[design/flow/config.mk]
export PLATFORM = sky130hd
export DESIGN_NAME = prince_enc
export DESIGN_NICKNAME = prince_enc
export VERILOG_FILES = /design/flow/design.v
export SDC_FILE = /design/flow/constraint.sdc
export NUM_CORES = 4
export LEC_CHECK = 0
export ABC_AREA = 0
export CAP_MARGIN = 20
export CORE_MARGIN = 2
export CORE_UTILIZATION = 31
export CTS_CLUSTER_SIZE = 83
export MAX_ROUTING_LAYER = met4
export MIN_ROUTING_LAYER = met1
export PLACE_DENSITY_LB_ADDON = 0.11
export SETUP_SLACK_MARGIN = 5.0
export SLEW_MARGIN = 20
export TNS_END_PERCENT = 20
[design/flow/constraint.sdc]
create_clock -name core_clock -period 23.0 [get_ports {clk}]
set_input_delay 4.6000 -clock core_clock [delete_from_list [all_inputs] [get_ports {clk}]]
set_output_delay 4.6000 -clock core_clock [all_outputs]
set_load 0.01 [all_outputs]
[design/flow/design.v]
`timescale 1ns / 1ps
module addkeyancon(data_in,k1,k,data_out);
 input[63:0] data_in,k1,k;
 output[63:0] data_out;
 assign data_out = data_in ^ k1 ^ k;
endmodule
`timescale 1ns / 1ps
module linear_mprime(data_in,data_out);
	input [63:0] data_in;
	output [63:0] data_out;
	wire [31:0] ims;
    		  assign ims[0] = data_in[59] ^ data_in[55];
		  assign ims[1] = data_in[54] ^ data_in[50];		  
		  assign ims[2] = data_in[61] ^ data_in[49];
		  assign ims[3] = data_in[60] ^ data_in[56];
        assign data_out[63] = ims[0] ^ data_in[51];
        assign data_out[62] = data_in[62] ^ ims[1];
        assign data_out[61] = data_in[57] ^ ims[2];
        assign data_out[60] = ims[3] ^ data_in[52];
        assign data_out[59] = data_in[63] ^ ims[0];
        assign data_out[58] = data_in[58] ^ ims[1];
        assign data_out[57] = data_in[53] ^ ims[2];
        assign data_out[56] = ims[3] ^ data_in[48];
		  assign ims[4] = data_in[63] ^ data_in[51];
		  assign ims[5] = data_in[62] ^ data_in[58];		  
		  assign ims[6] = data_in[57] ^ data_in[53];
		  assign ims[7] = data_in[52] ^ data_in[48];
        assign data_out[55] = data_in[59] ^ ims[4];
        assign data_out[54] = ims[5] ^ data_in[54];
        assign data_out[53] = ims[6] ^ data_in[49];
        assign data_out[52] = data_in[60] ^ ims[7];
        assign data_out[51] = data_in[55] ^ ims[4];
        assign data_out[50] = ims[5] ^ data_in[50];
        assign data_out[49] = data_in[61] ^ ims[6];
        assign data_out[48] = data_in[56] ^ ims[7];
		  assign ims[8] = data_in[47] ^ data_in[43];
		  assign ims[9] = data_in[42] ^ data_in[38];		  
		  assign ims[10] = data_in[37] ^ data_in[33];
		  assign ims[11] = data_in[44] ^ data_in[32];
        assign data_out[47] = ims[8] ^ data_in[39];
        assign data_out[46] = ims[9] ^ data_in[34];
        assign data_out[45] = data_in[45] ^ ims[10];
        assign data_out[44] = ims[11] ^ data_in[40];
        assign data_out[43] = ims[8] ^ data_in[35];
        assign data_out[42] = data_in[46] ^ ims[9];
        assign data_out[41] = data_in[41] ^ ims[10];
        assign data_out[40] = ims[11] ^ data_in[36];
		  assign ims[12] = data_in[39] ^ data_in[35];
		  assign ims[13] = data_in[46] ^ data_in[34];		  
		  assign ims[14] = data_in[45] ^ data_in[41];
		  assign ims[15] = data_in[40] ^ data_in[36];
		  assign data_out[39] = data_in[47] ^ ims[12];
        assign data_out[38] = ims[13] ^ data_in[42];
        assign data_out[37] = ims[14] ^ data_in[37];
        assign data_out[36] = ims[15] ^ data_in[32];
        assign data_out[35] = data_in[43] ^ ims[12];
        assign data_out[34] = ims[13] ^ data_in[38];
        assign data_out[33] = ims[14] ^ data_in[33];
        assign data_out[32] = data_in[44] ^ ims[15];
		  assign ims[16] = data_in[31] ^ data_in[27];
		  assign ims[17] = data_in[26] ^ data_in[22];		  
		  assign ims[18] = data_in[21] ^ data_in[17];
		  assign ims[19] = data_in[28] ^ data_in[16];
        assign data_out[31] = ims[16] ^ data_in[23];
        assign data_out[30] = ims[17] ^ data_in[18];
        assign data_out[29] = data_in[29] ^ ims[18];
        assign data_out[28] = ims[19] ^ data_in[24];
        assign data_out[27] = ims[16] ^ data_in[19];
        assign data_out[26] = data_in[30] ^ ims[17];
        assign data_out[25] = data_in[25] ^ ims[18];
        assign data_out[24] = ims[19] ^ data_in[20];
		  assign ims[20] = data_in[23] ^ data_in[19];
		  assign ims[21] = data_in[30] ^ data_in[18];		  
		  assign ims[22] = data_in[29] ^ data_in[25];
		  assign ims[23] = data_in[24] ^ data_in[20];
        assign data_out[23] = data_in[31] ^ ims[20];
        assign data_out[22] = ims[21] ^ data_in[26];
        assign data_out[21] = ims[22] ^ data_in[21];
        assign data_out[20] = ims[23] ^ data_in[16];
        assign data_out[19] = data_in[27] ^ ims[20];
        assign data_out[18] = ims[21] ^ data_in[22];
        assign data_out[17] = ims[22] ^ data_in[17];
        assign data_out[16] = data_in[28] ^ ims[23];
		  assign ims[24] = data_in[11] ^ data_in[7];
		  assign ims[25] = data_in[6]  ^ data_in[2];		  
		  assign ims[26] = data_in[13] ^ data_in[1];
		  assign ims[27] = data_in[12] ^ data_in[8];
        assign data_out[15] = ims[24] ^ data_in[3];
        assign data_out[14] = data_in[14] ^ ims[25];
        assign data_out[13] = ims[26] ^ data_in[9];
        assign data_out[12] = ims[27] ^ data_in[4];
        assign data_out[11] = data_in[15] ^ ims[24];
        assign data_out[10] = data_in[10] ^ ims[25];
        assign data_out[9]  = ims[26] ^ data_in[5];
        assign data_out[8]  = ims[27] ^ data_in[0];
		  assign ims[28] = data_in[15] ^ data_in[3];
		  assign ims[29] = data_in[14] ^ data_in[10];		  
		  assign ims[30] = data_in[9] ^ data_in[5];
		  assign ims[31] = data_in[4] ^ data_in[0];
        assign data_out[7]  = ims[28] ^ data_in[11];
        assign data_out[6]  = ims[29] ^ data_in[6];
        assign data_out[5]  = ims[30] ^ data_in[1];
        assign data_out[4]  = data_in[12] ^ ims[31];
        assign data_out[3]  = ims[28] ^ data_in[7];
        assign data_out[2]  = ims[29] ^ data_in[2];
        assign data_out[1]  = ims[30] ^ data_in[13];
        assign data_out[0]  = data_in[8] ^ ims[31];
endmodule
`timescale 1ns / 1ps
module linear_m(data_in,data_out);
	input [63:0] data_in;
	output [63:0] data_out;
	wire [63:0] mp;
   linear_mprime mp1(data_in, mp);
	assign data_out[63:60] = mp[63:60];
	assign data_out[59:56] = mp[43:40];
	assign data_out[55:52] = mp[23:20];
	assign data_out[51:48] = mp[3:0];
	assign data_out[47:44] = mp[47:44];
	assign data_out[43:40] = mp[27:24];
	assign data_out[39:36] = mp[7:4];
	assign data_out[35:32] = mp[51:48];
	assign data_out[31:28] = mp[31:28];
	assign data_out[27:24] = mp[11:8];
	assign data_out[23:20] = mp[55:52];
	assign data_out[19:16] = mp[35:32];
	assign data_out[15:12] = mp[15:12];
	assign data_out[11:8]  = mp[59:56];
	assign data_out[7:4]   = mp[39:36];
	assign data_out[3:0]   = mp[19:16];
endmodule
`timescale 1ns / 1ps
module linear_m_inv(data_in,data_out);
	input [63:0] data_in;
	output [63:0] data_out;
	wire [63:0] mp;
	assign mp[63:60] = data_in[63:60];
	assign mp[59:56] = data_in[11:8];
	assign mp[55:52] = data_in[23:20];
	assign mp[51:48] = data_in[35:32];
	assign mp[47:44] = data_in[47:44];
	assign mp[43:40] = data_in[59:56];
	assign mp[39:36] = data_in[7:4];
	assign mp[35:32] = data_in[19:16];
	assign mp[31:28] = data_in[31:28];
	assign mp[27:24] = data_in[43:40];
	assign mp[23:20] = data_in[55:52];
	assign mp[19:16] = data_in[3:0];
	assign mp[15:12] = data_in[15:12];
	assign mp[11:8]  = data_in[27:24];
	assign mp[7:4]   = data_in[39:36];
	assign mp[3:0]   = data_in[51:48];
	linear_mprime mp0(mp,data_out);
endmodule
`timescale 1ns / 1ps
module prince_core(data_in,key,rc,data_out);
	input[63:0] data_in,key,rc;
	output [63:0] data_out;
	wire [63:0] sb_out,m_out,m_out0,xor_out;
	sbox s1(data_in,sb_out);
	linear_m m_0(sb_out,m_out);
	addkeyancon akc1(m_out,key,rc,data_out);
endmodule
module prince_core1(data_in,key,rc,data_out);
	input[63:0] data_in,key,rc;
	output [63:0] data_out;
	wire [63:0] m_out,xor_out;
	addkeyancon akc2(data_in,key,rc,xor_out);
	linear_m_inv m_1(xor_out,m_out);
	invsbox s1(m_out,data_out);
endmodule
module sbox(data_in,data_out);
	input [63:0] data_in;
	output [63:0] data_out;
	function [3:0] sb;
		input [3:0] x;
		case (x)
			4'h0: sb = 4'd11; 4'h1: sb = 4'd15; 4'h2: sb = 4'd3;  4'h3: sb = 4'd2;
			4'h4: sb = 4'd10; 4'h5: sb = 4'd12; 4'h6: sb = 4'd9;  4'h7: sb = 4'd1;
			4'h8: sb = 4'd6;  4'h9: sb = 4'd7;  4'ha: sb = 4'd8;  4'hb: sb = 4'd0;
			4'hc: sb = 4'd14; 4'hd: sb = 4'd5;  4'he: sb = 4'd13; default: sb = 4'd4;
		endcase
	endfunction
	assign data_out={
	  sb(data_in[63:60]),sb(data_in[59:56]),sb(data_in[55:52]),sb(data_in[51:48]),
	  sb(data_in[47:44]),sb(data_in[43:40]),sb(data_in[39:36]),sb(data_in[35:32]),
	  sb(data_in[31:28]),sb(data_in[27:24]),sb(data_in[23:20]),sb(data_in[19:16]),
	  sb(data_in[15:12]),sb(data_in[11: 8]),sb(data_in[ 7: 4]),sb(data_in[ 3: 0])
	};
endmodule
module invsbox(data_in,data_out);
	input [63:0] data_in;
	output [63:0] data_out;
	function [3:0] isb;
		input [3:0] x;
		case (x)
			4'h0: isb = 4'd11; 4'h1: isb = 4'd7;  4'h2: isb = 4'd3;  4'h3: isb = 4'd2;
			4'h4: isb = 4'd15; 4'h5: isb = 4'd13; 4'h6: isb = 4'd8;  4'h7: isb = 4'd9;
			4'h8: isb = 4'd10; 4'h9: isb = 4'd6;  4'ha: isb = 4'd4;  4'hb: isb = 4'd0;
			4'hc: isb = 4'd5;  4'hd: isb = 4'd14; 4'he: isb = 4'd12; default: isb = 4'd1;
		endcase
	endfunction
	assign data_out={
	  isb(data_in[63:60]),isb(data_in[59:56]),isb(data_in[55:52]),isb(data_in[51:48]),
	  isb(data_in[47:44]),isb(data_in[43:40]),isb(data_in[39:36]),isb(data_in[35:32]),
	  isb(data_in[31:28]),isb(data_in[27:24]),isb(data_in[23:20]),isb(data_in[19:16]),
	  isb(data_in[15:12]),isb(data_in[11: 8]),isb(data_in[ 7: 4]),isb(data_in[ 3: 0])
	};
endmodule
`timescale 1ns / 1ps
module prince_top(plaintext,key,ciphertext);
	input [63:0] plaintext;
	input [127:0] key;
	output [63:0] ciphertext;	
	wire [63:0] m[0:11],m1,m2,subkey;
	wire [63:0] ai[1:5];
	assign ai[1]=64'h13198A2E03707344;
	assign ai[2]=64'hA4093822299F31D0;
	assign ai[3]=64'h082EFA98EC4E6C89;
	assign ai[4]=64'h452821E638D01377;
	assign ai[5]=64'hBE5466CF34E90C6C;
	addkeyancon akc1(plaintext,key[127:64],key[63:0],m[0]);
	prince_core p001(m[0],key[63:0],ai[1],m[1]);
	prince_core p011(m[1],key[63:0],ai[2],m[2]);
	prince_core p021(m[2],key[63:0],ai[3],m[3]);
	prince_core p031(m[3],key[63:0],ai[4],m[4]);
	prince_core p041(m[4],key[63:0],ai[5],m[5]);
	sbox s1(m[5],m1);
	linear_mprime mm1(m1,m2);
	invsbox ss1(m2,m[6]);
	getk11 k11(key[63:0],subkey);
	prince_core1 p101(m[6],subkey,ai[5],m[7]);	
	prince_core1 p111(m[7],subkey,ai[4],m[8]);	
	prince_core1 p121(m[8],subkey,ai[3],m[9]);
	prince_core1 p131(m[9],subkey,ai[2],m[10]);
	prince_core1 p141(m[10],subkey,ai[1],m[11]);
   addkeyancon akc31(m[11],subkey,{key[64],key[127:66],key[65]^ key[127]},ciphertext);	
endmodule
module getk11(key,wk);
   input  [63:0] key;
   output [63:0] wk;
	assign wk = {~key[63:62],key[61:56],~key[55],key[54],~key[53],
		key[52],~key[51:50],key[49:46],~key[45],key[44],
		~key[43],key[42:41],~key[40:39],key[38],~key[37:36],
		key[35],~key[34:30],key[29:28],~key[27],key[26:25],
		~key[24],key[23],~key[22:18],key[17:15],~key[14],
		key[13],~key[12],key[11:8],~key[7:6],key[5],
		~key[4:2],key[1],~key[0]};
endmodule
module prince_enc (
    input  wire         clk,
    input  wire         rst,         
    input  wire         in_valid,
    output wire         in_ready,
    input  wire [63:0]  plaintext,
    input  wire [127:0] key,         
    output reg          out_valid,
    output reg  [63:0]  ciphertext
);
    reg         v1;
    reg [63:0]  pt_r;
    reg [127:0] key_r;
    wire [63:0] ct;
    assign in_ready = 1'b1;
    always @(posedge clk) begin
        if (rst) begin
            v1        <= 1'b0;
            out_valid <= 1'b0;
        end else begin
            v1        <= in_valid;
            out_valid <= v1;
        end
    end
    always @(posedge clk) begin
        if (in_valid) begin
            pt_r  <= plaintext;
            key_r <= key;
        end
        if (v1)
            ciphertext <= ct;
    end
    prince_top u_prince (
        .plaintext  (pt_r),
        .key        (key_r),
        .ciphertext (ct)
    );
endmodule
[design/flow/run.sh]
#!/bin/bash
# the make line also repeats each setting of config.mk as NAME=value (left out here)
make -C /OpenROAD-flow-scripts/flow DESIGN_CONFIG=/design/flow/config.mk WORK_HOME=/design/flow/orfs CLKGATE_MAP_FILE= finish
==> results of run 1 <==
-- final cells by class --
class / count / area, um2 / share of cell area, %
diodes: 22 / 55.1 / 0.0635
clock buffers: 33 / 719 / 0.830
clock inverters: 16 / 193 / 0.222
inverters: 585 / 2220 / 2.57
multi-input cells: 5665 / 63500 / 73.2
flip-flops and latches: 258 / 7730 / 8.92
well taps: 2672 / 3340 / 3.86
repair buffers: 1038 / 8930 / 10.3
-- routing by layer --
| layer | global-route usage [%] | share of wire [%] | up-vias |
|---|---|---|---|
| li1 | - | - | 25800 |
| met1 | 35.3 | 43 | 28200 |
| met2 | 43.2 | 45 | 1844 |
| met3 | 2.13 | 5.7 | 424 |
| met4 | 12.3 | 6.2 | 0 |
| met5 | - | 0 | - |
-- what timing repair did --
item                       in CTS  in global routing
hold buffers                    0                  0
setup endpoints to repair      64                 64
resized                      1027                858
cloned                          1                  1
setup buffers                 283                360
pin swaps                     225                365
-- per-stage QoR --
stage               util, %  area (um2)  hold slack, ns
CTS                    39.0       79000           0.687
finish                 42.8       86700           0.689
global placement       34.4       69600           0.685
detailed placement     34.4       69600           0.700
global route           42.8       86700           0.759
floorplan                 -       63300           0.640
==> run notes, run 1 <==
The run finished with no timing, DRC or antenna violations. The report shows a maximum critical-path fanout of 9. Using the TritonRoute via totals, the vias-per-cell ratio works out to 5.47. After synthesis, the share of cell area in mux cells is 9.29%. The run gives 0.0633 mm2 for the combined area of all synthesized cells. Summed over all instances, the cell type with the most area after synthesis is xnor2_1. The worst min-delay path category was reg -> reg. The slew at the pin closest to its max-slew limit came out at 1.22 ns.

OpenSTA lists the critical path endpoint as ciphertext[63]$_DFFE_PP_. The global routing report lists combined usage of all routing layers as 27.2%. Summing the areas of all compound-gate instances in the mapped netlist gives 16.6% of the synthesized area.

Counting I/O delays and the setup requirement, the final critical path takes 18.06 ns. The tools report the worst min-delay path endpoint as ciphertext[46]$_DFFE_PP_.

The logs give 28 for the clock buffer count from CTS and 291 mm for the final routed wirelength across all metal layers. The synthesis stat section lists a flop and latch total of 258. The cell occurring most often along the worst timing path was ha_1. The tools report the tally of nets with antenna violations remaining after routing as 0.

For this sky-water flow run, the detailed-routed wirelength per cell is reported as 28.3 um. Yosys mapped the design onto 145 distinct sky130hd cell types. The tally of yosys warning messages was 4.

At the end of the flow, the number of nets in the layout was 8401. The class of the most critical setup path is reg -> reg. Setup repair after global routing could not meet its margin everywhere. The number of flops mapped to enable cells by yosys was 256.

The slowest stage cell on the critical path is clkinv_1. STA classifies the critical path startpoint as a flop. The number of clock sinks came to 258. The final tally of hold violations is 0.

Prevailing logic family in the synthesized netlist: XOR/XNOR gates. The HPWL after detailed placement is 228 mm. The post-route non-filler standard cell count was 10.3k. The root buffer cell chosen for the clock tree is clkbuf_16. TritonCTS built the clock tree.

The number of antenna violations at the first check in global routing was 20. Cell count after placement: 9573. The floorplan die width was 456 um; the share of the synthesized area in the top cell type was 12.6%.

Looking at the cell usage after synthesis, the top flip-flop cell is edfxtp_1. For the number of inserted filler cells in the final layout, the log shows 19.3k. The largest net degree at the start of global routing was 92; the critical path buffer and inverter count was 14. Adding up every negative setup slack in the final design gives 0 ns. The logs give 4571 for the violation tally from detailed-route iteration zero and 0 for the final setup violation count.

The share of synthesized cell area in full adder, half adder and majority cells is 12.5%. The critical path's largest stage delay came out at 0.88 ns.

The worst register-to-register path ends at ciphertext[63]$_DFFE_PP_. The layout overhead on the synthesized area came out at 37.1%. For this design, Yosys synthesis ends with a cell count of 6636.

Clock latency on the worst-skew pair, taken at its later pin, is 0.69 ns. The tools report the remaining max-slew budget at the tightest pin as 18.5%. Summing the areas of all and, or, nand and nor instances in the mapped netlist gives 11.6% of the synthesized area. Length in cells of the worst reg-to-reg path: 69.

After layout, the worst setup slack is 4.94 ns. The reg-to-reg setup timing slack was 4.94 ns; the clock-pin slew reported for the worst setup and hold paths after clock tree synthesis was 0.12 ns. The run gives 1 for the level count of the clock H-tree. STA lists the startpoint of the worst register-to-register path as key_r[31]$_DFFE_PP_. Per the detail_route report, DRC violations left total 0.

For this run, asynchronously set or reset flops after synthesis account for 0%. The critical path endpoint has a required time of 23.41 ns. Counting buffers and inverters, the worst setup path is 69 cells deep. The wire length of the first global-routing pass is 393 mm. By count the netlist is led by xnor2_1 (911), ha_1 (630), inv_1 (542), mux2i_1 (389), xor2_1 (369). The logs give 0.203 mm2 for the area inside the core boundary and 0.975 ns for the minimum setup slack after placement. Per the post-synthesis stats, the area per cell is 9.53 um2.

With the final estimated routing congestion in global placement at 0.950, the via count is 56.3k. The run gives 2 for the number of cells on the worst hold path. Most instantiated library cell after synthesis: xnor2_1. Per the placement log, port buffering inserted 259 buffers. Kind of capture point of the worst setup path: a flop. Per the post-synthesis report, the nets total 7461. The critical path startpoint was key_r[31]$_DFFE_PP_.

The tool flagged a number of max-cap violations equal to 0. The final timing summary puts the cycle share of the worst path at 78.5%. The tools report the startpoint of the lowest-slack hold path as key_r[111]$_DFFE_PP_.

The number of placement rows came out at 165. The via count of the first global-routing pass is 51.9k. Of the total synthesized cell area, the portion taken by XOR and XNOR cells is 33.4%.

Per the final report, max-transition violations number 0. The number of iterations in the first detailed-routing pass came out at 6. Yosys reports a chip area of 0.0633 mm2. For the starting density of the core, the log shows 31.2%. The run gives 12.2% for the share of the yosys chip area belonging to registers. The number of top-level pins is 261. Area of the chip: 0.208 mm2. Yosys attributes the largest share of cell area to xnor2_1 (13%), ha_1 (12%), edfxtp_1 (12%).

The tools report the number of buffers on the longest clock path as 3. Counting every instance in the synthesized netlist gives 6636. Per the GRT congestion report, total overflow comes to 0.

At the worst endpoint, the arrival time is 18.47 ns. The flow reports an fmax of 55.4 MHz. The timing report attributes the biggest portion of critical-path delay to XOR/XNOR gates. The vertical die dimension was 456 um.

OpenROAD warning count: 381. The final clock skew was 0.0618 ns.
==> inputs of run 2 (changes only) <==
Settings changed: ABC_AREA 0 to default, CORE_UTILIZATION 31 to 66, CTS_CLUSTER_SIZE 83 to default, MIN_ROUTING_LAYER met1 to default, PLACE_DENSITY from default to 0.6, PLACE_DENSITY_LB_ADDON 0.11 to default, SETUP_SLACK_MARGIN 5.0 to default, TNS_END_PERCENT 20 to default.
Clock period 23.0 ns to 18.2 ns, I/O delays scaled along.
==> run notes, run 2 <==
The tools report the area reported by Yosys stat as 0.0633 mm2 (unchanged). The floorplan die width is 314 um (-31%). The prevailing logic family in the synthesized netlist is XOR/XNOR gates. Summed over all layers, the global routing overflow is 171. The run gives 1 (unchanged) for the level count of the clock H-tree. The most instantiated library cell after synthesis was xnor2_1. Of all cell types, the one taking the most synthesized area is xnor2_1.

The share of synthesized cell area in full adder, half adder and majority cells was 12.5% (unchanged). The area inside the core boundary is 0.0950 mm2 (-53%), and the count of mapped cells out of synthesis is 6636 (unchanged). The xor/xnor share of the synthesized area was 33.4% (unchanged). Number of placement rows: 113 (-32%). Clock root buffer: clkbuf_16. The tools report the number of top-level pins as 261 (unchanged). The tools report the clock net sink count as 258 (unchanged). The run stopped with a tool error.

The combined area of all synthesized cells came out at 0.0633 mm2 (unchanged). The main area contributors are xnor2_1 (13%), ha_1 (12%), edfxtp_1 (12%). With the vertical die dimension at 314 um (-31%), the post-synthesis cell count from yosys is 6636 (unchanged).

Overall routing resource usage recorded by global route was 77.1%. The run gives 12.2% (unchanged) as the share of the yosys chip area belonging to registers. The async set or reset register ratio after synthesis was 0% (unchanged); the area fraction in and, or, nand and nor cells was 11.6% (unchanged). For the placed cell area, the log shows 0.0769 mm2 (+10%). The flow stopped in 5_1_grt. For the starting density of the core, the log shows 66.6% (+35 points). The logs give 7461 (unchanged) for the number of nets at floorplan and 145 (unchanged) for the unique cell type count in the Yosys netlist. Number of flops mapped to enable cells by yosys: 256 (unchanged). The share of synthesized cell area in and-or and or-and compound cells was 16.6% (unchanged). The tools report the placed wire-length estimate after detailed placement as 203 mm (-11%). The dominant register cell is edfxtp_1.

The port buffer count came out at 259 (unchanged). The synthesis run shows the most used standard cells to be xnor2_1 (911), ha_1 (630), inv_1 (542), mux2i_1 (389), xor2_1 (369). The fraction of synthesized area in multiplexers is 9.29% (unchanged). The clock buffer count from CTS is 25 (-11%).

The tally of yosys warning messages is 4 (unchanged). The tool reported: "[ERROR GRT-0232] Routing congestion too high. Check the congestion heatmap in the GUI". The synthesized area divided by synthesized cell count is 9.53 um2 (unchanged), and the number of buffers inserted for hold repair after clock tree synthesis is 0 (unchanged).

The register bit total from synthesis came out at 258 (unchanged). The logs give 0.0983 mm2 (-53%) for the area of the chip and -0.615 ns (-1.59 ns) for the minimum setup slack after placement. The number of buffers on the longest clock path was 3 (unchanged); the share of the synthesized area in the top cell type was 12.6% (unchanged). The tools report the final estimated routing congestion in global placement as 1.11 (+17%).
==> run 2: metrics by stage <==
step	TNS, ns	instances
4_1_cts	0	9435
2_1_floorplan	0	6636
3_3_place_gp	-12.04	9365
3_5_place_dp	-31.45	9365
==> run 2: repair_timing <==
item | 4_1_cts
cloned | 0
buffers inserted | 24
endpoints found under the setup margin | 64
gates resized | 163
pin swaps | 38
==> run 2: routing by layer <==
| metal | GRT usage (%) | overflow |
|---|---|---|
| met1 | 75.7 | 5 |
| met2 | 92.5 | 82 |
| met3 | 60.6 | 9 |
| met4 | 74.3 | 75 |
| met5 | - | - |
==> inputs of run 3 (changes only) <==
Settings changed: CORE_ASPECT_RATIO from default to 0.55, CORE_UTILIZATION 66 to 27, CTS_CLUSTER_SIZE from default to 21, HOLD_SLACK_MARGIN from default to 0.2, MAX_ROUTING_LAYER met4 to default, MIN_ROUTING_LAYER from default to met1, PLACE_DENSITY 0.6 to default, PLACE_DENSITY_LB_ADDON from default to 0.16, SETUP_SLACK_MARGIN from default to 4.46.
Clock period 18.2 ns to 24.3 ns, I/O delays scaled along.
==> run notes, run 3 <==
The checks that failed were max-capacitance violations, max-slew violations. The final timing report gives a worst setup slack of 4.86 ns. In the routed layout, each cell is associated on average with a via count of 5.43.

The finished design was reported to have a net count of 7996. The reg-to-reg setup timing slack came out at 4.86 ns. Clock buffer count from CTS: 25 (unchanged). The combined area of all synthesized cells is 0.0633 mm2 (unchanged), and the number of top-level pins is 261 (unchanged). With the register bit total from synthesis at 258 (unchanged), the slew at the pin closest to its max-slew limit is 1.60 ns.

Startpoint of the lowest-slack hold path: v1$_SDFF_PP0_. The number of placement rows was 131 (+16%). The area fraction in and, or, nand and nor cells is 11.6% (unchanged). As reported, the later end of the worst-skew pair has a clock insertion delay of 0.69 ns. STA classifies the critical path startpoint as a flop.

Counting pins that exceed their max-slew limit in the final report gives 7. Excluding fillers, the count of instances in the completed layout stands at 10.3k. With the async set or reset register ratio after synthesis at 0% (unchanged), the remaining max-slew budget at the tightest pin is -7.37%. The placed wire-length estimate after detailed placement was 254 mm (+25%). With the OpenROAD warning count at 381, the fraction of synthesized area in multiplexers is 9.29% (unchanged). Number of flops mapped to enable cells by yosys: 256 (unchanged). The area reported by Yosys stat is 0.0633 mm2 (unchanged).

The tools report the capturing element of the worst setup path as ciphertext[18]$_DFFE_PP_. The launch point of the critical path was reported as key_r[25]$_DFFE_PP_. Hold analysis lists the worst path endpoint as ciphertext[29]$_DFFE_PP_. For this run, the detailed router's first-pass iteration total came to 6. After synthesis, the most frequently instantiated cells are xnor2_1 (911), ha_1 (630), inv_1 (542), mux2i_1 (389), xor2_1 (369). With the vertical die dimension at 363 um (+16%), the final standard cell utilization of the core is 33.9%. The number of nets at floorplan is 7461 (unchanged). The run finished, with violations left. The minimum setup slack after placement came out at 1.70 ns (+2.31 ns).

In the hold timing report, the worst path depth is 0. The critical path's largest stage delay was 0.57 ns. The placed cell area was 0.0706 mm2 (-8.3%). All stages included, the depth of the critical timing path comes to 77.

Setup repair after global routing could not meet its margin everywhere. The main area contributors are xnor2_1 (13%), ha_1 (12%), edfxtp_1 (12%). The worst setup path is of the reg -> reg kind.

Area of the chip: 0.238 mm2 (+140%). The count of max-cap constraint violations came out at 1. The clock net sink count came out at 258 (unchanged).

After detailed routing, the average wire length per cell comes to 30.0 um. The share of the synthesized area in the top cell type was 12.6% (unchanged); the starting density of the core was 27.2% (-39 points). The worst flop-to-flop path startpoint was key_r[25]$_DFFE_PP_. The tools report the clock root buffer as clkbuf_16. The run gives 15 for the number of antenna violations at the first check in global routing. The critical path buffer and inverter count came out at 15. The unique cell type count in the Yosys netlist was 145 (unchanged). Maximum fanout count along the critical path: 14.

The xor/xnor share of the synthesized area came out at 33.4% (unchanged). In this build the clock could be raised as far as 51.4 MHz. On the final layout, the worst clock skew is 0.0424 ns.

The number of buffers inserted for hold repair after clock tree synthesis was 0 (unchanged). The cell count after placement was 10.1k (+7.5%); the final estimated routing congestion in global placement was 0.970 (-13%). In this run, the number of DRC markers left after iteration 0 of detailed routing was 6584. The run gives 0 for the final setup violation count. Overall global routing resource usage: 24.7%. In this design, the critical path's most frequently occurring cell is ha_1. The number of cells on the worst reg-to-reg path is 77. The count of nets left with antenna violations once routing finished came out at 0.

The run gives 1 (unchanged) as the level count of the clock H-tree. The endpoint of the worst register-to-register path was ciphertext[18]$_DFFE_PP_. The cell type that accounts for the most area after synthesis is xnor2_1. In the routed design, unresolved DRC markers number 0. With the synthesized area divided by synthesized cell count at 9.53 um2 (unchanged), the final tally of hold violations is 0. The post-layout instance area was 0.0788 mm2; the wire length of the first global-routing pass was 408 mm. The global route stage reports its total congestion overflow as 0.

STA classifies the critical path endpoint as a flop. In this design, the largest share of critical-path delay is due to XOR/XNOR gates. Area inside the core boundary: 0.232 mm2 (+140%). For this design, the slowest cell found on the critical path is o211ai_1. The count of mapped cells out of synthesis was 6636 (unchanged); the required time at the worst-slack endpoint was 24.68 ns. The run gives 49.2k as the via count of the first global-routing pass.

The tally of yosys warning messages was 4 (unchanged); the shortest clock period the worst path allows after layout was 19.44 ns. Across all hold checks on the routed design, the worst slack comes to 0.689 ns. The wire length recorded after detailed routing is 310 mm.

The run gives 56.1k as the via count. For the share of the yosys chip area belonging to registers, the log shows 12.2% (unchanged). The run gives 657 um (+110%) for the floorplan die width. Worst min-delay path category: reg -> reg.

The run gives 259 (unchanged) for the port buffer count. Entering global routing, the biggest net connects 65 pins. The share of synthesized cell area in full adder, half adder and majority cells is 12.5% (unchanged). Among all flip-flop cells after synthesis, the most frequent one is edfxtp_1. The timing report gives the clock slew at the launch and capture registers of the worst setup and hold paths as 0.10 ns. By area, the combinational part of the netlist is dominated by XOR/XNOR gates. The most instantiated library cell after synthesis was xnor2_1. The tools report the number of buffers on the longest clock path as 3 (unchanged). The share of synthesized cell area in and-or and or-and compound cells is 16.6% (unchanged). The arrival time of data at the worst endpoint is listed as 19.81 ns. The final critical-path share of the clock period came out at 80.0%. For the final routed database, the setup TNS stands at 0 ns.

TritonCTS built the clock tree. The post-synthesis cell count from yosys was 6636 (unchanged); the layout overhead on the synthesized area was 24.5%.
==> run 3: metal layers <==
metal	share of wire [%]	wire length, um	GRT usage, %	up-vias
met1	48	150000	39.1	28100
met2	34	105000	29.2	2708
li1	-	-	-	25000
met3	16	49400	11.2	250
met4	1.8	5610	3.67	2
met5	0.017	53	0	-
==> run 3: timing repair <==
action | CTS | global route
gates cloned | 0 | 1
buffers inserted | 46 | 156
pin swaps | 29 | 147
endpoints found under the setup margin | 64 | 64
gates resized | 322 | 583
==> run 3: final cells by class <==
| class | count | area, um2 |
|---|---|---|
| Sequential cell | 258 | 7730 |
| Multi-Input combinational cell | 5664 | 58300 |
| Fill cell | 23600 | 154000 |
| Clock buffer | 26 | 629 |
| Inverter | 585 | 2200 |
| Timing Repair Buffer | 637 | 5730 |
| Antenna cell | 12 | 30.0 |
| Clock inverter | 20 | 214 |
| Tap cell | 3125 | 3910 |
==> inputs of run 4 (changes only) <==
Settings changed: CORE_ASPECT_RATIO 0.55 to default, CORE_UTILIZATION 27 to 58, CTS_CLUSTER_SIZE 21 to default, HOLD_SLACK_MARGIN 0.2 to default, MIN_ROUTING_LAYER met1 to default, PLACE_DENSITY from default to 0.6, PLACE_DENSITY_LB_ADDON 0.16 to default, SETUP_SLACK_MARGIN 4.46 to default.
Clock period 24.3 ns to 18.0 ns, I/O delays scaled along.
==> run notes, run 4 <==
The run stopped with a tool error. The stage where the run came to a stop is 5_1_grt. The run gives 58.3% (+31 points) for the starting density of the core. The clock net sink count is 258 (unchanged). The floorplan die width was 334 um (-49%). The number of top-level pins was 261 (unchanged). The placed wire-length estimate after detailed placement was 218 mm (-14%). The xor/xnor share of the synthesized area was 33.4% (unchanged). The most used flip-flop cell after synthesis is edfxtp_1.

The port buffer count is 259 (unchanged). For the post-synthesis cell count from yosys, the log shows 6636 (unchanged). The tally of yosys warning messages was 4 (unchanged). The number of placement rows was 121 (-7.6%); the number of buffers inserted for hold repair after clock tree synthesis was 0 (unchanged). The run gives 256 (unchanged) for the number of flops mapped to enable cells by yosys. The share of synthesized cell area in and-or and or-and compound cells works out to 16.6% (unchanged).

The vertical die dimension was 334 um (-7.9%). The area reported by Yosys stat was 0.0633 mm2 (unchanged); the share of synthesized cell area in full adder, half adder and majority cells was 12.5% (unchanged). The async set or reset register ratio after synthesis is 0% (unchanged).

The final estimated routing congestion in global placement came out at 1.05 (+7.8%). Counting instances in the post-synthesis netlist gives the leading cell types as xnor2_1 (911), ha_1 (630), inv_1 (542), mux2i_1 (389), xor2_1 (369). Share of the yosys chip area belonging to registers: 12.2% (unchanged).

The clock buffer count from CTS is 25 (unchanged), and the area inside the core boundary is 0.109 mm2 (-53%). The share of the synthesized area in the top cell type was 12.6% (unchanged); the area of the chip was 0.112 mm2 (-53%). The cell count after placement came out at 10.4k (+3.3%). The level count of the clock H-tree was 1 (unchanged).

Combined area of all synthesized cells: 0.0633 mm2 (unchanged). The largest area contributor in the synthesized netlist was xnor2_1. Number of nets at floorplan: 7461 (unchanged).

By area the synthesized netlist is led by xnor2_1 (13%), ha_1 (12%), edfxtp_1 (12%). The number of buffers on the longest clock path is 3 (unchanged), and the count of mapped cells out of synthesis is 6636 (unchanged). For this run the top cell type by instance count after synthesis was xnor2_1.

The run gives 11.6% (unchanged) for the area fraction in and, or, nand and nor cells. The cell sitting at the root of the clock tree is a clkbuf_16. With the register bit total from synthesis at 258 (unchanged), the fraction of synthesized area in multiplexers is 9.29% (unchanged).

By area, the combinational part of the netlist is dominated by XOR/XNOR gates. The synthesized area divided by synthesized cell count is 9.53 um2 (unchanged). The unique cell type count in the Yosys netlist is 145 (unchanged).
run 4: metrics by stage:
step | utilization (%) | area, um2 | setup WS (ns)
2_1_floorplan | - | 63300 | 0.292
3_3_place_gp | 77.2 | 83800 | -0.292
3_5_place_dp | 77.2 | 83800 | -0.920
4_1_cts | 79.4 | 86200 | 0.00151
run 4: repair_timing:
| item | in CTS |
|---|---|
| setup endpoints to repair | 64 |
| pin swaps | 44 |
| resized | 220 |
| buffers inserted | 37 |
==> inputs of run 5 (changes only) <==
Settings changed: CTS_CLUSTER_SIZE from default to 50, MAX_ROUTING_LAYER from default to met4, SETUP_SLACK_MARGIN from default to 3.3, TNS_END_PERCENT from default to 5.
Clock period 18.0 ns to 13.5 ns, I/O delays scaled along.
==> run notes, run 5 <==
For the number of buffers inserted for hold repair after clock tree synthesis, the log shows 0 (unchanged). The number of buffers on the longest clock path came out at 3 (unchanged). The cell count after placement was 10.8k (+4.2%); the combined area of all synthesized cells was 0.0633 mm2 (unchanged). The logs give 58.3% (unchanged) for the starting density of the core and 12.2% (unchanged) for the share of the yosys chip area belonging to registers.

Tally of yosys warning messages: 4 (unchanged). The run gives 224 mm (+3.0%) as the placed wire-length estimate after detailed placement. The flow did not finish. The area inside the core boundary came out at 0.109 mm2 (unchanged).

The tools report the stopping stage as 5_1_grt. Prevailing logic family in the synthesized netlist: XOR/XNOR gates. For the unique cell type count in the Yosys netlist, the log shows 145 (unchanged). The count of mapped cells out of synthesis was 6636 (unchanged). The number of placement rows is 121 (unchanged). The run gives 0.0878 mm2 (+4.8%) for the placed cell area. The share of synthesized cell area in and-or and or-and compound cells was 16.6% (unchanged). Xor/xnor share of the synthesized area: 33.4% (unchanged). With the share of synthesized cell area in full adder, half adder and majority cells at 12.5% (unchanged), the floorplan die width is 334 um (unchanged). Share of the synthesized area in the top cell type: 12.6% (unchanged). For this run the top cell type by instance count after synthesis was xnor2_1. The vertical die dimension was 334 um (unchanged). The commonest cells after synthesis are xnor2_1 (911), ha_1 (630), inv_1 (542), mux2i_1 (389), xor2_1 (369). With the area of the chip at 0.112 mm2 (unchanged), the synthesized area divided by synthesized cell count is 9.53 um2 (unchanged). Port buffer count: 259 (unchanged). Dominant register cell: edfxtp_1. The clock buffer count from CTS came out at 23 (-8.0%). The number of nets at floorplan was 7461 (unchanged). Per the CTS log, the root buffer master is clkbuf_16.

By area the synthesized netlist is led by xnor2_1 (13%), ha_1 (12%), edfxtp_1 (12%). The final estimated routing congestion in global placement was 1.08 (+3.1%); the clock net sink count was 258 (unchanged). The number of top-level pins was 261 (unchanged); the async set or reset register ratio after synthesis was 0% (unchanged). The run gives 1 (unchanged) for the level count of the clock H-tree.

With the post-synthesis cell count from yosys at 6636 (unchanged), the area reported by Yosys stat is 0.0633 mm2 (unchanged). The number of flops mapped to enable cells by yosys is 256 (unchanged), and the fraction of synthesized area in multiplexers is 9.29% (unchanged). The area fraction in and, or, nand and nor cells works out to 11.6% (unchanged).

Per the synthesis report, the dominant area consumer among library cells is xnor2_1. Register bit total from synthesis: 258 (unchanged).
run 5: per-stage QoR:
step	setup WS [ns]	utilization, %
after floorplan	-3.03	-
after global placement	-4.50	80.9
after detailed placement	-5.12	80.9
after CTS	-4.26	83.5
run 5: timing repair:
item / 4_1_cts
setup buffers: 67
endpoints found under the hold margin: 0
setup endpoints to repair: 64
resized: 301
pin swaps: 123
==> inputs of run 6 (changes only) <==
Settings changed: CORE_ASPECT_RATIO from default to 0.98, CORE_UTILIZATION 58 to 70, CTS_CLUSTER_DIAMETER from default to 291, CTS_CLUSTER_SIZE 50 to 75, HOLD_SLACK_MARGIN from default to -0.1, MIN_ROUTING_LAYER from default to met1, PLACE_DENSITY 0.6 to default, PLACE_DENSITY_LB_ADDON from default to 0.16, SETUP_SLACK_MARGIN 3.3 to -1.39, TNS_END_PERCENT 5 to default.
Clock period 13.5 ns to 18.1 ns, I/O delays scaled along.
==> run notes, run 6 <==
The share of the synthesized area in the top cell type is 12.6% (unchanged). The number of flops mapped to enable cells by yosys was 256 (unchanged); the area inside the core boundary was 0.0899 mm2 (-17%). The synthesis run shows the most used standard cells to be xnor2_1 (911), ha_1 (630), inv_1 (542), mux2i_1 (389), xor2_1 (369).

Summed over all routing layers, the global router reports a total usage of 83.1%. The floorplan die width is 308 um (-8.0%), and the number of nets at floorplan is 7461 (unchanged). The number of placement rows was 109 (-9.9%).

Unique cell type count in the Yosys netlist: 145 (unchanged). The run ended at 5_1_grt. With the final estimated routing congestion in global placement at 1.14 (+5.5%), the area reported by Yosys stat is 0.0633 mm2 (unchanged). The run gives 0% (unchanged) for the async set or reset register ratio after synthesis. The number of buffers inserted for hold repair after clock tree synthesis came out at 0 (unchanged). With the final global-route overflow total at 898, the xor/xnor share of the synthesized area is 33.4% (unchanged).

Dominant register cell: edfxtp_1. The tool reported: "[ERROR GRT-0232] Routing congestion too high. Check the congestion heatmap in the GUI". The area fraction in and, or, nand and nor cells was 11.6% (unchanged).

The tally of yosys warning messages came out at 4 (unchanged). The vertical die dimension was 302 um (-9.8%). The run gives 9.29% (unchanged) for the fraction of synthesized area in multiplexers. The run gives 9.53 um2 (unchanged) for the synthesized area divided by synthesized cell count. Clock root buffer: clkbuf_16. The port buffer count is 259 (unchanged), and the starting density of the core is 70.4% (+12 points). Cell count after placement: 9342 (-14%). Area of the chip: 0.0928 mm2 (-17%). After synthesis, the cell types taking the most area are xnor2_1 (13%), ha_1 (12%), edfxtp_1 (12%). The placed cell area is 0.0774 mm2 (-12%), and the placed wire-length estimate after detailed placement is 209 mm (-6.9%). For reference, the top logic cell family by area is XOR/XNOR gates. With the post-synthesis cell count from yosys at 6636 (unchanged), the number of top-level pins is 261 (unchanged). The share of synthesized cell area in full adder, half adder and majority cells came out at 12.5% (unchanged). Count of mapped cells out of synthesis: 6636 (unchanged). Most instantiated library cell after synthesis: xnor2_1. The share of synthesized cell area in and-or and or-and compound cells came out at 16.6% (unchanged). The level count of the clock H-tree came out at 1 (unchanged). For the share of the yosys chip area belonging to registers, the log shows 12.2% (unchanged). The run stopped with a tool error. The combined area of all synthesized cells is 0.0633 mm2 (unchanged), and the register bit total from synthesis is 258 (unchanged). The logs give 7 (-70%) for the clock buffer count from CTS and 3 (unchanged) for the number of buffers on the longest clock path. Summed over all instances, the cell type with the most area after synthesis is xnor2_1. The clock net sink count is 258 (unchanged).
[run 6: per-stage QoR]
stage               util [%]  setup slack (ns)
global placement        86.1            -0.145
detailed placement      86.1             -1.11
floorplan                  -             0.392
CTS                     86.3             -1.36
[run 6: metal layers]
metal,overflow,global-route usage [%]
met4,276,82.0
met3,62,71.2
met1,38,81.0
met5,-,-
met2,522,95.2
[run 6: timing repair]
item	4_1_cts
endpoints found under the setup margin	4
gates resized	3
gates cloned	0
buffers inserted	0
hold endpoints to repair	0
==> inputs of run 7 (changes only) <==
Settings changed: ABC_AREA from default to 1, CORE_ASPECT_RATIO 0.98 to default, CORE_UTILIZATION 70 to 72, CTS_CLUSTER_DIAMETER 291 to default, CTS_CLUSTER_SIZE 75 to default, HOLD_SLACK_MARGIN -0.1 to default, MAX_ROUTING_LAYER met4 to default, MIN_ROUTING_LAYER met1 to default, PLACE_DENSITY from default to 0.6, PLACE_DENSITY_LB_ADDON 0.16 to default, SETUP_SLACK_MARGIN -1.39 to -0.89, TNS_END_PERCENT from default to 10.
Clock period 18.1 ns to 9.52 ns, I/O delays scaled along.
==> run notes, run 7 <==
The tools report the share of the yosys chip area belonging to registers as 9.15% (-3.1 points). The run gives 258 (unchanged) for the register bit total from synthesis. By instance count, the leading cell after synthesis is nand2_1. The cell type that accounts for the most area after synthesis is nand2_1.

The area reported by Yosys stat is 0.0844 mm2 (+33%). The synthesized area divided by synthesized cell count came out at 5.25 um2 (-45%). Among the non-sequential cells, simple AND/OR/NAND/NOR gates take the most area.

The share of synthesized cell area in full adder, half adder and majority cells came out at 9.33% (-3.1 points). The run stopped with a tool error. The xor/xnor share of the synthesized area is 1.95% (-31 points). The area fraction in and, or, nand and nor cells works out to 70.0% (+58 points). The first error in the log reads "[ERROR DPL-0033] detailed placement checks failed during check placement". The share of synthesized cell area in and-or and or-and compound cells is 0.966% (-16 points), and the tally of yosys warning messages is 4 (unchanged). With the vertical die dimension at 346 um (+15%), the area of the chip is 0.120 mm2 (+29%).

The tools report the count of mapped cells out of synthesis as 16.1k (+140%). The port buffer count was 259 (unchanged). For this run, the leading register cell type out of synthesis is edfxtp_1.

The number of nets at floorplan was 16.9k (+130%); the async set or reset register ratio after synthesis was 0% (unchanged). The run gives 125 (+15%) for the number of placement rows. The logs give 261 (unchanged) for the number of top-level pins and 1.29 (+14%) for the final estimated routing congestion in global placement. By area the synthesized netlist is led by nand2_1 (35%), nand3_1 (20%), ha_1 (9.3%).

The floorplan die width is 346 um (+13%). The post-synthesis cell count from yosys was 16.1k (+140%); the fraction of synthesized area in multiplexers was 0% (-9.3 points). The logs give 0.116 mm2 (+29%) for the area inside the core boundary and 53 (-63%) for the unique cell type count in the Yosys netlist. The tools report the stopping stage as 3_5_place_dp.

The starting density of the core was 72.7% (+2.3 points); the number of flops mapped to enable cells by yosys was 256 (unchanged). The share of the synthesized area in the top cell type is 35.3% (+23 points), and the combined area of all synthesized cells is 0.0844 mm2 (+33%). For reference, the top cells by count after synthesis are nand2_1 (7930), nand3_1 (3295), inv_1 (1107), nand2_2 (1017), ha_1 (630).
==> run 7: metrics by stage <==
stage | setup TNS [ns] | worst slack (ns)
2_1_floorplan | -199.30 | -3.25
3_3_place_gp | -314.65 | -5.06
==> inputs of run 8 (changes only) <==
Settings changed: CORE_ASPECT_RATIO from default to 1.13, CORE_UTILIZATION 72 to 25, GPL_TIMING_DRIVEN from default to 0, MAX_ROUTING_LAYER from default to met5, PLACE_DENSITY 0.6 to 0.67, SETUP_SLACK_MARGIN -0.89 to 3.86, TNS_END_PERCENT 10 to default.
Clock period 9.52 ns to 23.3 ns, I/O delays scaled along.
==> run notes, run 8 <==
Floorplan die width: 551 um (+59%). Per the slew report, the remaining headroom to the max-slew limit stands at 16.7%. The run gives 5.25 um2 (unchanged) for the synthesized area divided by synthesized cell count. For the final clock skew, the log shows 0.124 ns. The prevailing logic family in the synthesized netlist was simple AND/OR/NAND/NOR gates. Class of the most critical setup path: reg -> reg. The kind of cell with the highest combined delay along the critical path is simple AND/OR/NAND/NOR gates. The logs give 0.336 mm2 (+190%) for the area inside the core boundary and 16.9k (unchanged) for the number of nets at floorplan. For reference, the top cells by area after synthesis are nand2_1 (35%), nand3_1 (20%), ha_1 (9.3%).

The tools report the clock net sink count as 258. Hold timing on the final database bottoms out at a slack of 0.696 ns. Looking at hold timing, the worst path starts from v1$_SDFF_PP0_. The flow reports an fmax of 53.4 MHz. The final critical-path share of the clock period is 80.4%. In the placement report, post-DP HPWL is listed as 397 mm. The iteration count recorded for the first detailed-route pass is 10.

Entering global routing, the biggest net connects 98 pins. With the starting density of the core at 25.2% (-48 points), the final routed wirelength across all metal layers is 478 mm. Once routing completed, OpenROAD measured the worst setup slack at 4.56 ns.

In this run the worst hold path is classified as reg -> reg. The slew at the pin closest to its max-slew limit was 1.25 ns; the wire length of the first global-routing pass was 656 mm. Once placement completed, the tool counted placed cells totaling 20.8k. The critical path's largest stage delay came out at 0.43 ns.

The commonest cells after synthesis are nand2_1 (7930), nand3_1 (3295), inv_1 (1107), nand2_2 (1017), ha_1 (630). Launching element type of the critical path: a flop.

The run gives 256 (unchanged) for the number of flops mapped to enable cells by yosys. According to the timing report, the arrival time at the worst endpoint equals 19.16 ns. Area reported by Yosys stat: 0.0844 mm2 (unchanged). The number of cells on the worst hold path came out at 2. Required time at the worst-slack endpoint: 23.72 ns. The worst register-to-register path depth is 107. Setup repair after global routing could not meet its margin everywhere.

The capture point of the worst register-to-register path is recorded as ciphertext[23]$_DFFE_PP_. In this run the worst setup path terminates at ciphertext[23]$_DFFE_PP_. The port buffer count came out at 259 (unchanged).

The via-per-instance ratio is 5.16. The run reported a max-capacitance violation count of 0. TritonCTS built the clock tree.

The run gives 93.5k for the via count of the first global-routing pass. The clock passes through at most 3 buffers. In the final design database the tool counted 17.2k nets. The share of the yosys chip area belonging to registers was 9.15% (unchanged). The report puts the hold buffer count at CTS at 0. In the final report, the number of endpoints failing setup comes to 0. Cell occurring most often along the worst timing path: nand2_1. The most common cell in the synthesized netlist is nand2_1. In this run, CTS created clock tree buffers numbering 35. The critical path startpoint is key_r[52]$_DFFE_PP_. The run gives 0.342 mm2 (+190%) as the area of the chip.

Per the detail_route report, the via count comes to 108k. Per the CTS log, the maximum H-tree level is 2. The run gives 10 for the maximum fanout count along the critical path. Per the post-run analysis, buffers plus inverters along the critical path come to 15. The run gives 0% (unchanged) for the async set or reset register ratio after synthesis. For the overall global routing resource usage, the log shows 26.7%. Xor/xnor share of the synthesized area: 1.95% (unchanged). The final layout reports a setup TNS of 0 ns. The run gives 0% (unchanged) for the fraction of synthesized area in multiplexers. The clock-pin slew reported for the worst setup and hold paths after clock tree synthesis is 0.06 ns. For the number of inserted filler cells in the final layout, the log shows 38.2k. OpenROAD warning count: 380. The area fraction in and, or, nand and nor cells is 70.0% (unchanged). With the post-synthesis cell count from yosys at 16.1k (unchanged), the clock latency on the worst-skew pair is 0.74 ns. The share of the synthesized area in the top cell type works out to 35.3% (unchanged). The violation tally from detailed-route iteration zero was 12.6k. The run gives 35 as the number of antenna violations at the first check in global routing. The slowest stage cell on the critical path was nand2_1.

The share of synthesized cell area in and-or and or-and compound cells is 0.966% (unchanged), and the final tally of hold violations is 0. At the placement stage, the worst setup path has a slack of 2.06 ns. With the vertical die dimension at 622 um (+79%), the tally of nets with antenna violations remaining after routing is 0. Looking at the cell usage after synthesis, the top flip-flop cell is edfxtp_1.

The final routed wire length divided by cell count is 22.9 um, and the DRC violations left is 0. The worst path in the final design needs a cycle of 18.74 ns, including I/O delays and setup.

The layout overhead on the synthesized area came out at 11.8%. The clock root buffer is clkbuf_16. The run finished with no timing, DRC or antenna violations.

The max-slew violation total from the final report is 0, and the share of synthesized cell area in full adder, half adder and majority cells is 9.33% (unchanged). The tally of yosys warning messages came out at 4 (unchanged). The number of top-level pins was 261 (unchanged). The worst min-delay path endpoint is out_valid$_SDFF_PP0_. The number of cells on the critical path is 107. For the number of placement rows, the log shows 226 (+81%). With the combined area of all synthesized cells at 0.0844 mm2 (unchanged), the final estimated routing congestion in global placement is 1.05 (-18%). Leaving out filler cells and counting taps, the final layout contains 20.9k. Global routing finished with a remaining overflow of 0. Kind of capture point of the worst setup path: a flop. The register bit total from synthesis was 258 (unchanged). The count of mapped cells out of synthesis is 16.1k (unchanged), and the unique cell type count in the Yosys netlist is 53 (unchanged). Setup slack on the worst reg-to-reg path comes out at 4.56 ns.

The largest area contributor in the synthesized netlist is nand2_1. For the worst reg-to-reg path, the startpoint reported by OpenROAD is key_r[52]$_DFFE_PP_.
run 8: area by class of cell:
class                   instances  area (um2)  share of cell area [%]
diodes                         24        60.1                  0.0636
plain buffers                 194        1440                    1.53
well taps                    4446        5560                    5.89
clock inverters                18         141                   0.150
multi-input cells           14100       69900                    74.0
inverters                    1544        5900                    6.24
repair buffers                273        2830                    2.99
clock buffers                  46         917                   0.971
flip-flops and latches        258        7730                    8.19
run 8: what timing repair did:
action | 4_1_cts | 5_1_grt
hold endpoints to repair | 0 | 0
setup buffers | 3 | 6
pin swaps | 0 | 3
endpoints found under the setup margin | 64 | 64
gates resized | 27 | 59
run 8: through the flow:
step	util [%]	area (um2)
2_1_floorplan	-	84400
3_3_place_gp	27.6	92600
3_5_place_dp	27.7	92800
4_1_cts	28.0	94100
5_1_grt	28.1	94400
6_report	28.1	94400
run 8: metal layers:
| layer | vias up | routed length [um] | global-route usage (%) |
|---|---|---|---|
| met5 | - | 47 | 0 |
| met3 | 1352 | 49100 | 5.89 |
| met1 | 49100 | 172000 | 30.2 |
| met2 | 5449 | 200000 | 40.8 |
| li1 | 51900 | - | - |
| met4 | 8 | 57200 | 26.7 |
==> inputs of run 9 (changes only) <==
Settings changed: ABC_AREA 1 to default, CORE_ASPECT_RATIO 1.13 to default, CORE_UTILIZATION 25 to 57, GPL_TIMING_DRIVEN 0 to default, MAX_ROUTING_LAYER met5 to met4, PLACE_DENSITY 0.67 to default, SETUP_SLACK_MARGIN 3.86 to 3.07, TNS_END_PERCENT from default to 5.
Clock period 23.3 ns to 16.0 ns, I/O delays scaled along.
==> run notes, run 9 <==
The run gives 91 (-15%) for the number of cells on the critical path. The final critical-path share of the clock period is 120% (+40 points), and the number of inserted filler cells in the final layout is 6083 (-84%). Launching element type of the critical path: a flop. The number of placement rows is 122 (-46%), and the layout overhead on the synthesized area is 48.4%. The number of iterations in the first detailed-routing pass came out at 10 (unchanged). The tally of yosys warning messages is 4 (unchanged), and the area taken by flip-flops and latches is 0.00773 mm2 (unchanged). OpenSTA lists the critical path startpoint as key_r[96]$_DFFE_PP_. The via count of the first global-routing pass came out at 66.3k (-29%). The run gives 221 mm (-44%) for the placed wire-length estimate after detailed placement. The share of synthesized cell area in and-or and or-and compound cells works out to 16.6% (+16 points).

The tools report the tally of nets with antenna violations remaining after routing as 0 (unchanged). The worst min-delay path category was reg -> reg. The async set or reset register ratio after synthesis was 0% (unchanged). The kind of cell adding the most delay to the critical path is XOR/XNOR gates. The floorplan die width is 337 um (-39%), and the violation tally from detailed-route iteration zero is 8657 (-31%).

The logs give -3.20 ns (-7.76 ns) for the reg-to-reg setup timing slack and 57.3% (+32 points) for the starting density of the core. The share of synthesized cell area in full adder, half adder and majority cells came out at 12.5% (+3.1 points). The synthesized area divided by synthesized cell count was 9.53 um2 (+82%). The via count is 70.5k (-35%). The fraction of synthesized area in multiplexers works out to 9.29% (+9.3 points).

Shortest clock period the worst path allows after layout: 19.20 ns (+0.456 ns). The remaining max-slew budget at the tightest pin is 1.98% (-15 points). Number of flops mapped to enable cells by yosys: 256 (unchanged).

The run gives 14 (-60%) for the number of antenna violations at the first check in global routing. The startpoint identified for the worst hold timing path is v1$_SDFF_PP0_. The timing report shows the most common cell along the critical path to be buf_4.

The run gives 12.2% (+3.1 points) for the share of the yosys chip area belonging to registers. With the final tally of hold violations at 0 (unchanged), the final estimated routing congestion in global placement is 1.05 (-0.77%). The post-synthesis cell count from yosys is 6636 (-59%).

For the max-slew violation total from the final report, the log shows 0 (unchanged). The register bit total from synthesis came out at 258 (unchanged). The final routed wire length divided by cell count is 28.6 um (+25%). The run gives 0.110 mm2 (-67%) as the area inside the core boundary. The endpoint identified for the worst register-to-register timing path is ciphertext[59]$_DFFE_PP_. TritonCTS built the clock tree. Setup repair after global routing could not meet its margin everywhere. The run gives 0.0633 mm2 (-25%) as the combined area of all synthesized cells. The final clock skew is 0.0281 ns (-0.0963 ns).

Maximum fanout count along the critical path: 6 (-4). The number of buffers inserted for hold repair after clock tree synthesis is 0 (unchanged), and the share of the synthesized area in the top cell type is 12.6% (-23 points). The level count of the clock H-tree is 1 (-1), and the length in cells of the worst reg-to-reg path is 91 (-15%). Final global-route overflow total: 0 (unchanged). Ranked by total cell area, the synthesized netlist is headed by xnor2_1 (13%), ha_1 (12%), edfxtp_1 (12%). The tools report the overall global routing resource usage as 50.7% (+24 points). The kind of capture point of the worst setup path was a flop. The combinational cell area excluding buffers and inverters was 0.0576 mm2 (-18%). The most used flip-flop cell after synthesis is edfxtp_1. Counting instances in the post-synthesis netlist gives the leading cell types as xnor2_1 (911), ha_1 (630), inv_1 (542), mux2i_1 (389), xor2_1 (369). The least setup slack across all paths after layout is -3.20 ns (-7.76 ns).

The final setup violation count came out at 64 (+64). Area of the chip: 0.114 mm2 (-67%). The logs give 0.0877 mm2 (-5.5%) for the placed cell area and -2.54 ns (-4.60 ns) for the minimum setup slack after placement. The clock net sink count was 258 (unchanged); the area reported by Yosys stat was 0.0633 mm2 (-25%). Most instantiated library cell after synthesis: xnor2_1. The area fraction in and, or, nand and nor cells is 11.6% (-58 points). The vertical die dimension works out to 337 um (-46%).

With the number of top-level pins at 261 (unchanged), the number of cells on the worst hold path is 0 (-2). The tools report the unique cell type count in the Yosys netlist as 145 (+170%). Looking at the setup timing report, the critical path kind is reg -> reg.

The number of nets at floorplan was 7461 (-56%). Of all cell types, the one taking the most synthesized area is xnor2_1.

For the layout net count, the log shows 10.4k (-40%). With the critical path buffer and inverter count at 29 (+14), the slew at the pin closest to its max-slew limit is 1.47 ns (+0.216 ns).

The prevailing logic family in the synthesized netlist was XOR/XNOR gates. The required time at the worst-slack endpoint is 16.32 ns (-7.40 ns). The count of max-cap constraint violations is 0 (unchanged). The clock-pin slew reported for the worst setup and hold paths after clock tree synthesis came out at 0.09 ns (+0.03 ns). The capturing element of the worst setup path is ciphertext[59]$_DFFE_PP_. For the post-layout instance area, the log shows 0.0939 mm2 (-0.58%). The logs give 3 (unchanged) for the number of buffers on the longest clock path and 6636 (-59%) for the count of mapped cells out of synthesis. The final standard cell utilization of the core is 85.1% (+57 points). The run gives 19.52 ns (+0.36 ns) for the worst path arrival time. The run gives 387 (+1.8%) for the OpenROAD warning count. The logs give 119 (+21%) for the largest net degree at the start of global routing and 52.1 MHz (-2.4%) for the achievable clock frequency. The via-per-instance ratio was 6.35 (+23%); the final routed wirelength across all metal layers was 317 mm (-34%).

The layout checks failed on negative setup slack. The critical path's largest stage delay works out to 0.84 ns (+0.41 ns). The clock root buffer was clkbuf_16.

The tools report the worst flop-to-flop path startpoint as key_r[96]$_DFFE_PP_. The run gives 0 (unchanged) for the DRC violations left. Clock buffer count from CTS: 24 (-31%). The run gives 0.62 ns (-0.12 ns) for the clock latency on the worst-skew pair. The run finished, with violations left.

The tools report the wire length of the first global-routing pass as 412 mm (-37%). The port buffer count is 259 (unchanged). Looking at the hold checks, the worst path lands on ciphertext[31]$_DFFE_PP_. The xor/xnor share of the synthesized area came out at 33.4% (+31 points). The slowest stage cell on the critical path is o311ai_1.
## run 9: routing by layer
metal,share of wire [%],global-route usage (%),up-vias,wire length (um)
met4,13,46.3,0,39700
li1,-,-,29900,-
met3,14,13.5,2281,45300
met2,41,74.4,5179,129000
met5,0,-,-,0
met1,32,56.2,33200,103000
## run 9: layout make-up
class / count / share of cell area, %
Antenna cell: 38 / 0.101
Clock buffer: 26 / 0.648
Clock inverter: 18 / 0.201
Inverter: 585 / 2.34
Multi-Input combinational cell: 5664 / 61.4
Sequential cell: 258 / 8.23
Tap cell: 1488 / 1.98
Timing Repair Buffer: 3029 / 25.1
## run 9: through the flow
| step | setup TNS, ns | hold slack [ns] | cells |
|---|---|---|---|
| final | -169.53 | 0.722 | 11100 |
| after global routing | -195.03 | 0.736 | 11100 |
| after CTS | -91.58 | 0.716 | 11000 |
| after detailed placement | -143.95 | 0.711 | 10900 |
| after global placement | -117.20 | 0.702 | 10900 |
| after floorplan | -22.16 | 0.642 | 6636 |
## run 9: repair_timing
action | in CTS | in global routing
setup buffers | 71 | 62
hold endpoints to repair | 0 | 0
gates resized | 417 | 332
setup endpoints to repair | 64 | 64
pin swaps | 155 | 160
gates cloned | 1 | 0
==> inputs of run 10 (changes only) <==
Settings changed: ABC_AREA from default to 1, CAP_MARGIN 20 to 40, CORE_UTILIZATION 57 to 72, CTS_CLUSTER_DIAMETER from default to 371, CTS_CLUSTER_SIZE from default to 17, MAX_ROUTING_LAYER met4 to default, SETUP_SLACK_MARGIN 3.07 to -0.92, TNS_END_PERCENT 5 to default.
Clock period 16.0 ns to 9.83 ns, I/O delays scaled along.
==> run notes, run 10 <==
By count the netlist is led by nand2_1 (7930), nand3_1 (3295), inv_1 (1107), nand2_2 (1017), ha_1 (630). The stopping stage was 3_5_place_dp. For this run, the leading register cell type out of synthesis is edfxtp_1. The first error in the log reads "[ERROR DPL-0033] detailed placement checks failed during check placement". The tools report the number of nets at floorplan as 16.9k (+130%). The run gives 1.28 (+22%) as the final estimated routing congestion in global placement. The share of synthesized cell area in full adder, half adder and majority cells was 9.33% (-3.1 points); the async set or reset register ratio after synthesis was 0% (unchanged). The flow did not finish.

The area fraction in and, or, nand and nor cells came out at 70.0% (+58 points). For the tally of yosys warning messages, the log shows 4 (unchanged). The port buffer count was 259 (unchanged); the number of top-level pins was 261 (unchanged). The share of the synthesized area in the top cell type was 35.3% (+23 points).

For the share of the yosys chip area belonging to registers, the log shows 9.15% (-3.1 points). The run gives 53 (-63%) as the unique cell type count in the Yosys netlist. The fraction of synthesized area in multiplexers came out at 0% (-9.3 points). The cell type that accounts for the most area after synthesis is nand2_1. The synthesized area divided by synthesized cell count works out to 5.25 um2 (-45%). The count of mapped cells out of synthesis was 16.1k (+140%). The register bit total from synthesis was 258 (unchanged). The run gives 346 um (+2.8%) for the floorplan die width. Ranked by total cell area, the synthesized netlist is headed by nand2_1 (35%), nand3_1 (20%), ha_1 (9.3%). The logs give 0.116 mm2 (+5.3%) for the area inside the core boundary and 0.0844 mm2 (+33%) for the area reported by Yosys stat. The xor/xnor share of the synthesized area is 1.95% (-31 points).

Post-synthesis cell count from yosys: 16.1k (+140%). The prevailing logic family in the synthesized netlist is simple AND/OR/NAND/NOR gates. Vertical die dimension: 346 um (+2.8%). The most instantiated library cell after synthesis is nand2_1. The run gives 125 (+2.5%) as the number of placement rows. The share of synthesized cell area in and-or and or-and compound cells came out at 0.966% (-16 points). For the area of the chip, the log shows 0.120 mm2 (+5.6%). The number of flops mapped to enable cells by yosys is 256 (unchanged).

The combined area of all synthesized cells was 0.0844 mm2 (+33%); the starting density of the core was 72.7% (+15 points).
## run 10: per-stage QoR
stage | setup slack, ns | setup TNS [ns]
global placement | -4.51 | -280.54
floorplan | -2.94 | -174.47
